==> run A <==
// fm_lpr_fir
module fm_lpr_fir (
    input  logic        clock,
    input  logic        reset,
    input  logic [31:0] x_in,
    output logic        x_rd_en,
    input  logic        x_empty,
    output logic [31:0] y_out,
    input  logic        y_out_full,
    output logic        y_wr_en
);
export LEC_CHECK = 0
export ABC_AREA = 0
export CAP_MARGIN = 20
export CELL_PAD_IN_SITES_DETAIL_PLACEMENT = 0
export CORE_MARGIN = 2
export CORE_UTILIZATION = 67
export CTS_CLUSTER_SIZE = 59
export SETUP_SLACK_MARGIN = -0.47
export SLEW_MARGIN = 20
export TNS_END_PERCENT = 45
create_clock -name core_clock -period 7.16 [get_ports {clock}]
run.sh (not shown) runs the stock make flow with config.mk's settings and CLKGATE_MAP_FILE=.
==> run Y (differences from run A) <==
==> flow/config.mk (replaced) <==
export PLATFORM = sky130hd
export DESIGN_NAME = fm_lpr_fir
export DESIGN_NICKNAME = fm_lpr_fir
export VERILOG_FILES = /design/flow/design.v
export SDC_FILE = /design/flow/constraint.sdc
export NUM_CORES = 4
export LEC_CHECK = 0
export CAP_MARGIN = 20
export CELL_PAD_IN_SITES_DETAIL_PLACEMENT = 2
export CELL_PAD_IN_SITES_GLOBAL_PLACEMENT = 2
export CORE_ASPECT_RATIO = 1.69
export CORE_MARGIN = 10
export CORE_UTILIZATION = 71
export CTS_CLUSTER_DIAMETER = 167
export GPL_ROUTABILITY_DRIVEN = 1
export GPL_TIMING_DRIVEN = 0
export MAX_ROUTING_LAYER = met4
export MIN_ROUTING_LAYER = met2
export PLACE_DENSITY = 0.37
export SETUP_SLACK_MARGIN = 0.18
export SLEW_MARGIN = 35
==> flow/constraint.sdc (replaced) <==
create_clock -name core_clock -period 12.0 [get_ports {clock}]
set_input_delay 2.4000 -clock core_clock [delete_from_list [all_inputs] [get_ports {clock}]]
set_output_delay 2.4000 -clock core_clock [all_outputs]
set_load 0.01 [all_outputs]
==> notes <==
In synthesized area, run Y and run A do not differ.
Run Y did not get past 3_1_place_gp_skip_io, error GPL-0301. Run A completed, yet does not pass: setup timing.
In synthesized cell count, run Y and run A do not differ.
Between run Y and run A, the lower die area is in run A (gap about 2%, measured against run A).
==> figures <==
                                                                               run Y            run A
Result of the run                                             stopped before the end  failed layout checks
Stage where the flow stopped                                    3_1_place_gp_skip_io                -
Reasons for failing layout checks                                                  -     setup timing
Seq share, synth                                                              27.92%           27.92%
Die Height                                                                  570.6 µm         440.0 µm
Cells after synthesis                                                         14,110           14,110
EDFF count, synth                                                                  0                0
Area fraction in mux cells                                                    4.980%           4.980%
Top cell type's share of synthesized area                                     27.90%           27.90%
Core area                                                                178,700 µm²      189,600 µm²
Die Span X                                                                  345.8 µm         440.0 µm
Chip footprint                                                           197,300 µm²      193,600 µm²
Seq cells post-synth                                                           1,421            1,421
Dominant flop cell                                                           dfrtp_1          dfrtp_1
Number of cell rows                                                              202              160
Number of warnings printed during yosys synthesis                                  1                1
Share of flip-flops with an asynchronous set or reset                         100.0%           100.0%
Area of the mapped netlist                                               127,300 µm²      127,300 µm²
Most repeated cell in the gate-level netlist after synthesis                 nand2_1          nand2_1
Share of the core filled by cells before placement                            71.27%           67.17%
Yosys stat chip area                                                     127,300 µm²      127,300 µm²
Top cell type by total area after synthesis                                  dfrtp_1          dfrtp_1
AND/OR/NAND/NOR Cells, Area Fraction                                          19.00%           19.00%
Area fraction in xor and xnor cells                                           3.643%           3.643%
Average cell area after synthesis                                          9.028 µm²        9.028 µm²

==> inputs of run a <==
fm_lpr_fir again, from the RTL that the note above started with.
export LEC_CHECK = 0
export ABC_AREA = 1
export CAP_MARGIN = 20
export CELL_PAD_IN_SITES_DETAIL_PLACEMENT = 0
export CORE_MARGIN = 2
export CORE_UTILIZATION = 18
export CTS_CLUSTER_SIZE = 98
export PLACE_DENSITY_LB_ADDON = 0.16
export SLEW_MARGIN = 20
export TNS_END_PERCENT = 45
create_clock -name core_clock -period 12.0 [get_ports {clock}]
==> run b (differences from run a) <==
- ABC_AREA: 1 -> unset
- CAP_MARGIN: 20 -> 0
- CELL_PAD_IN_SITES_DETAIL_PLACEMENT: 0 -> unset
- CORE_UTILIZATION: 18 -> 72
- CTS_CLUSTER_SIZE: 98 -> 49
- PLACE_DENSITY_LB_ADDON: 0.16 -> unset
- SETUP_SLACK_MARGIN: unset -> 2.26
- TNS_END_PERCENT: 45 -> unset
==> flow/constraint.sdc (replaced) <==
create_clock -name core_clock -period 7.62 [get_ports {clock}]
set_input_delay 1.5240 -clock core_clock [delete_from_list [all_inputs] [get_ports {clock}]]
set_output_delay 1.5240 -clock core_clock [all_outputs]
set_load 0.01 [all_outputs]
==> run c (differences from run a) <==
- ABC_AREA: 1 -> unset
- CELL_PAD_IN_SITES_DETAIL_PLACEMENT: 0 -> unset
- CORE_UTILIZATION: 18 -> 40
- CTS_CLUSTER_SIZE: 98 -> unset
- PLACE_DENSITY_LB_ADDON: 0.16 -> unset
- SETUP_SLACK_MARGIN: unset -> 2.96
- TNS_END_PERCENT: 45 -> unset
==> flow/constraint.sdc (replaced) <==
create_clock -name core_clock -period 11.1 [get_ports {clock}]
set_input_delay 2.2200 -clock core_clock [delete_from_list [all_inputs] [get_ports {clock}]]
set_output_delay 2.2200 -clock core_clock [all_outputs]
set_load 0.01 [all_outputs]
==> run d (differences from run a) <==
- ABC_AREA: 1 -> unset
- CELL_PAD_IN_SITES_DETAIL_PLACEMENT: 0 -> 1
- CELL_PAD_IN_SITES_GLOBAL_PLACEMENT: unset -> 1
- CORE_ASPECT_RATIO: unset -> 0.99
- CORE_MARGIN: 2 -> 10
- CORE_UTILIZATION: 18 -> 16
- CTS_CLUSTER_SIZE: 98 -> 68
- GPL_ROUTABILITY_DRIVEN: unset -> 0
- HOLD_SLACK_MARGIN: unset -> 0.23
- MIN_ROUTING_LAYER: unset -> met2
- PLACE_DENSITY_LB_ADDON: 0.16 -> unset
- SLEW_MARGIN: 20 -> 0
- TNS_END_PERCENT: 45 -> 25
==> flow/constraint.sdc (replaced) <==
create_clock -name core_clock -period 7.6 [get_ports {clock}]
set_input_delay 1.5200 -clock core_clock [delete_from_list [all_inputs] [get_ports {clock}]]
set_output_delay 1.5200 -clock core_clock [all_outputs]
set_load 0.01 [all_outputs]
==> qor summary <==
Run status: run a timing/DRC/antenna clean; run d complete, but fails checks; run c timing/DRC/antenna clean; run b complete, but fails checks
Reasons for failing layout checks: run a -; run d negative setup slack; run c -; run b negative setup slack
Most numerous cell in the Yosys netlist: run a sky130_fd_sc_hd__inv_1; run d sky130_fd_sc_hd__nand2_1; run c sky130_fd_sc_hd__nand2_1; run b sky130_fd_sc_hd__nand2_1
Area occupied by registers: run a 0.0356 mm^2; run d 0.0356 mm^2; run c 0.0356 mm^2; run b 0.0356 mm^2
Slack of the critical path: run a 1220 ps; run d -1240 ps; run c 2170 ps; run b -1460 ps
Clock latency reported for the late side of the worst-skew pair: run a 940 ps; run d 970 ps; run c 880 ps; run b 880 ps
Crit path DAT: run a 11,530 ps; run d 9590 ps; run c 9610 ps; run b 9720 ps
Reg-to-Reg End: run a fir_lpr_inst.product[94]$_DFFE_PP0P_; run d fir_lpr_inst.product[60]$_DFFE_PP0P_; run c fir_lpr_inst.product[92]$_DFFE_PP0P_; run b fir_lpr_inst.product[25]$_DFFE_PP0P_
Dominant cell area share: run a 0.277; run d 0.279; run c 0.279; run b 0.279
Number of global-route vias before repair: run a 104,762; run d 163,408; run c 94,695; run b 107,963
Number of buffers added by the clock tree synthesis step: run a 183; run d 177; run c 169; run b 153
Global routing usage summed across all routing layers: run a 0.137; run d 0.152; run c 0.217; run b 0.422
Cell Type Count: run a 70; run d 101; run c 101; run b 101

==> run X <==
==> flow/design.v <==
module fir #(
    parameter TAPS = 32,
    parameter DECIMATION = 8,
    parameter DATA_SIZE = 32,
    parameter [TAPS*DATA_SIZE-1:0] GLOBAL_COEFF = '0,
    parameter UNROLL = 16
) (
    input   logic clock,
    input   logic reset,
    input   logic [DATA_SIZE-1:0] x_in,   
    output   logic x_rd_en,
    input  logic x_empty,
    output  logic y_wr_en,
    input   logic y_out_full,
    output  logic [DATA_SIZE-1:0] y_out 
);
typedef enum logic[2:0] {
    INIT, 
    COMPUTE, 
    WRITE
} state_t;
state_t state, next_state;
logic [0:TAPS-1] [DATA_SIZE-1:0] shift_reg;
logic [0:TAPS-1][DATA_SIZE-1:0] shift_reg_c;
logic [$clog2(DECIMATION)-1:0] decimation_counter, decimation_counter_c;
logic [$clog2(TAPS)-1:0] taps_counter, taps_counter_c;
logic [0:UNROLL-1][DATA_SIZE-1:0] tap_value, tap_value_c;
logic signed [0:UNROLL-1][DATA_SIZE-1:0] product, product_c;
logic [0:UNROLL-1][DATA_SIZE-1:0] y_sum, y_sum_c; 
logic last_cycle, last_cycle_c;
logic [$clog2(TAPS)-1:0] coefficient_counter, coefficient_counter_c;
logic [DATA_SIZE-1:0] total_sum;
logic [0:TAPS-1][DATA_SIZE-1:0] coeff;
assign coeff = GLOBAL_COEFF;
function logic signed [DATA_SIZE-1:0] DEQUANTIZE(logic signed [DATA_SIZE-1:0] val);
    if (val < 0) begin
        DEQUANTIZE = DATA_SIZE'(-(-val >>> 10));
    end else begin
        DEQUANTIZE = DATA_SIZE'(val >>> 10);
    end
endfunction
always_ff @(posedge clock or posedge reset) begin
    if (reset == 1'b1) begin
        state <= INIT;       
        product <= '0;
        last_cycle <= '0;
        coefficient_counter <= '0;
        taps_counter <= '0;        
        decimation_counter <= '0;       
        y_sum <= '0;
        tap_value <= '0;
        shift_reg <= '0;
    end else begin
        taps_counter <= taps_counter_c;
        coefficient_counter <= coefficient_counter_c;
        shift_reg <= shift_reg_c;
        state <= next_state;  
        y_sum <= y_sum_c;
        tap_value <= tap_value_c;
        product <= product_c;
        last_cycle <= last_cycle_c;        
        decimation_counter <= decimation_counter_c;
    end
end
always_comb begin
    next_state = state;
    x_rd_en = 1'b0;
    y_wr_en = 1'b0;
    decimation_counter_c = decimation_counter;
    shift_reg_c = shift_reg;
    taps_counter_c = taps_counter;
    y_sum_c = y_sum;
    tap_value_c = tap_value;
    product_c = product;
    last_cycle_c = last_cycle;
    coefficient_counter_c = coefficient_counter;
    total_sum = '0;
    y_out = '0;
    case(state)
        INIT: begin
            if (x_empty == 1'b0) begin
                x_rd_en = 1'b1;
                shift_reg_c[1:TAPS-1] = shift_reg[0:TAPS-2];
                shift_reg_c[0] = x_in;
                decimation_counter_c = decimation_counter + 1'b1;
                if (decimation_counter == DECIMATION - 1) begin
                    next_state = COMPUTE;
                    for (int i = 0; i < UNROLL; i++) begin
                        tap_value_c[i] = shift_reg_c[i];
                    end  
                    taps_counter_c = taps_counter + UNROLL;
                end else begin
                    next_state = INIT;
                end
            end
        end
        COMPUTE: begin
            if (last_cycle == 1'b0) begin
                for (int i = 0; i < UNROLL; i++) begin 
                    product_c[i] = $signed(tap_value[i]) * $signed(coeff[TAPS-coefficient_counter-i-1]);
                end
                if (taps_counter != UNROLL) begin
                    for (int i = 0; i < UNROLL; i++) begin
                        y_sum_c[i] = $signed(y_sum[i]) + DEQUANTIZE(product[i]);
                    end
                end
                taps_counter_c = taps_counter + UNROLL;
                coefficient_counter_c = coefficient_counter + UNROLL;
                for (int i = 0; i < UNROLL; i++)
                    tap_value_c[i] = shift_reg[taps_counter+i];
                if (taps_counter == 0) begin
                    last_cycle_c = 1'b1;
                end
            end else begin
                for (int i = 0; i < UNROLL; i++) begin
                    y_sum_c[i] = $signed(y_sum[i]) + DEQUANTIZE(product[i]);
                end  
                last_cycle_c = 1'b0;
                next_state = WRITE;
            end            
        end
        WRITE: begin
            if (y_out_full == 1'b0) begin
                y_wr_en = 1'b1;
                total_sum = '0;
                for (int i = 0; i < UNROLL; i++) begin
                    total_sum = $signed(total_sum) + $signed(y_sum[i]);
                end
                y_out = total_sum;
                taps_counter_c = '0;
                coefficient_counter_c = '0;
                decimation_counter_c = '0;
                y_sum_c = '0;
                next_state = INIT;
            end
        end
        default: begin
            next_state = INIT;
            x_rd_en = 1'bx;
            y_wr_en = 1'bx;
            y_out = 'x;
            decimation_counter_c = 'x;
            taps_counter_c = 'x;
            y_sum_c = 'x;
            shift_reg_c = 'x;
            product_c = 'x;
            last_cycle_c = 'x;
            coefficient_counter_c = 'x;
            tap_value_c = 'x;
        end
    endcase
end
endmodule
module fm_lpr_fir (
    input  logic        clock,
    input  logic        reset,
    input  logic [31:0] x_in,
    output logic        x_rd_en,
    input  logic        x_empty,
    output logic [31:0] y_out,
    input  logic        y_out_full,
    output logic        y_wr_en
);
localparam AUDIO_LPR_COEFF_TAPS = 32;
localparam [AUDIO_LPR_COEFF_TAPS*32-1:0] AUDIO_LPR_COEFFS = {
    32'hfffffffd, 32'hfffffffa, 32'hfffffff4, 32'hffffffed, 32'hffffffe5, 32'hffffffdf, 32'hffffffe2, 32'hfffffff3,
    32'h00000015, 32'h0000004e, 32'h0000009b, 32'h000000f9, 32'h0000015d, 32'h000001be, 32'h0000020e, 32'h00000243,
    32'h00000243, 32'h0000020e, 32'h000001be, 32'h0000015d, 32'h000000f9, 32'h0000009b, 32'h0000004e, 32'h00000015,
    32'hfffffff3, 32'hffffffe2, 32'hffffffdf, 32'hffffffe5, 32'hffffffed, 32'hfffffff4, 32'hfffffffa, 32'hfffffffd
};
fir #(
    .TAPS(AUDIO_LPR_COEFF_TAPS),
    .DECIMATION(8),
    .DATA_SIZE(32),
    .GLOBAL_COEFF(AUDIO_LPR_COEFFS),
    .UNROLL(4)
) fir_lpr_inst (
    .clock(clock),
    .reset(reset),
    .x_in(x_in),
    .x_rd_en(x_rd_en),
    .x_empty(x_empty),
    .y_out(y_out),
    .y_out_full(y_out_full),
    .y_wr_en(y_wr_en)
);
endmodule
==> flow/run.sh <==
#!/bin/bash
# the make line also repeats each setting of config.mk as NAME=value (left out here)
make -C /OpenROAD-flow-scripts/flow DESIGN_CONFIG=/design/flow/config.mk WORK_HOME=/design/flow/orfs CLKGATE_MAP_FILE= finish
==> flow/config.mk <==
export PLATFORM = sky130hd
export DESIGN_NAME = fm_lpr_fir
export DESIGN_NICKNAME = fm_lpr_fir
export VERILOG_FILES = /design/flow/design.v
export SDC_FILE = /design/flow/constraint.sdc
export NUM_CORES = 4
export LEC_CHECK = 0
export CAP_MARGIN = 20
export CELL_PAD_IN_SITES_DETAIL_PLACEMENT = 1
export CORE_MARGIN = 10
export CORE_UTILIZATION = 16
export CTS_CLUSTER_SIZE = 68
export HOLD_SLACK_MARGIN = 0.23
export SLEW_MARGIN = 20
export TNS_END_PERCENT = 60
==> flow/constraint.sdc <==
create_clock -name core_clock -period 7.6 [get_ports {clock}]
set_input_delay 1.5200 -clock core_clock [delete_from_list [all_inputs] [get_ports {clock}]]
set_output_delay 1.5200 -clock core_clock [all_outputs]
set_load 0.01 [all_outputs]
==> run G: changes against run X <==
==> flow/config.mk (replaced) <==
export PLATFORM = sky130hd
export DESIGN_NAME = fm_lpr_fir
export DESIGN_NICKNAME = fm_lpr_fir
export VERILOG_FILES = /design/flow/design.v
export SDC_FILE = /design/flow/constraint.sdc
export NUM_CORES = 4
export LEC_CHECK = 0
export CAP_MARGIN = 20
export CORE_MARGIN = 2
export CORE_UTILIZATION = 40
export SLEW_MARGIN = 20
==> flow/constraint.sdc (replaced) <==
create_clock -name core_clock -period 11.1 [get_ports {clock}]
set_input_delay 2.2200 -clock core_clock [delete_from_list [all_inputs] [get_ports {clock}]]
set_output_delay 2.2200 -clock core_clock [all_outputs]
set_load 0.01 [all_outputs]
==> qor summary <==
| item | run X | run G |
|---|---|---|
| Worst-margin pin slew | 1.28 ns | 1.13 ns |
| Worst slack on hold paths | 0.454 ns | 0.416 ns |
| F_max | 108 MHz | 96.2 MHz |
| Status | finished with violations | timing/DRC/antenna clean |
| Reasons for failing layout checks | setup timing | - |
| Standard cell with the maximum stage delay on the critical path | sky130_fd_sc_hd__fa_2 | sky130_fd_sc_hd__xor3_1 |
| Wl on met1 | 176000 µm | 158000 µm |
| Maximum number of pins on one net before global-route repair | 232 | 234 |
| Clock Skew | 0.0727 ns | 0.0941 ns |
| Met2 wirelength from detailed routing | 213000 µm | 152000 µm |
| Number of global-route vias before repair | 114k | 92.6k |
| Reg-to-reg critical path startpoint | fir_lpr_inst.coefficient_counter[2] | fir_lpr_inst.coefficient_counter[3] |
| Worst setup endpoint | fir_lpr_inst.product[62] | fir_lpr_inst.product[63] |
| Number of cells in the finished layout apart from fillers | 25.5k | 18.1k |
| Comb area share | 54.2% | 59.8% |
| Non-clock buffer count in the final layout | 1229 | 213 |
| Aggregate negative setup slack | -77.51 ns | 0 ns |
| Number of buffers inserted during clock tree synthesis | 168 | 169 |
| Critical path launch point | fir_lpr_inst.coefficient_counter[2] | fir_lpr_inst.coefficient_counter[3] |
| Detailed-route vias per instance | 4.02 | 5.06 |
| Met3 wire len | 26500 µm | 16500 µm |
| WL/cell | 17.2 µm | 18.6 µm |
| Flop2flop setup slack | -1.66 ns | 0.70 ns |
| Final Net Count | 17.1k | 16.1k |
| Initial core utilization | 16.1% | 40.1% |
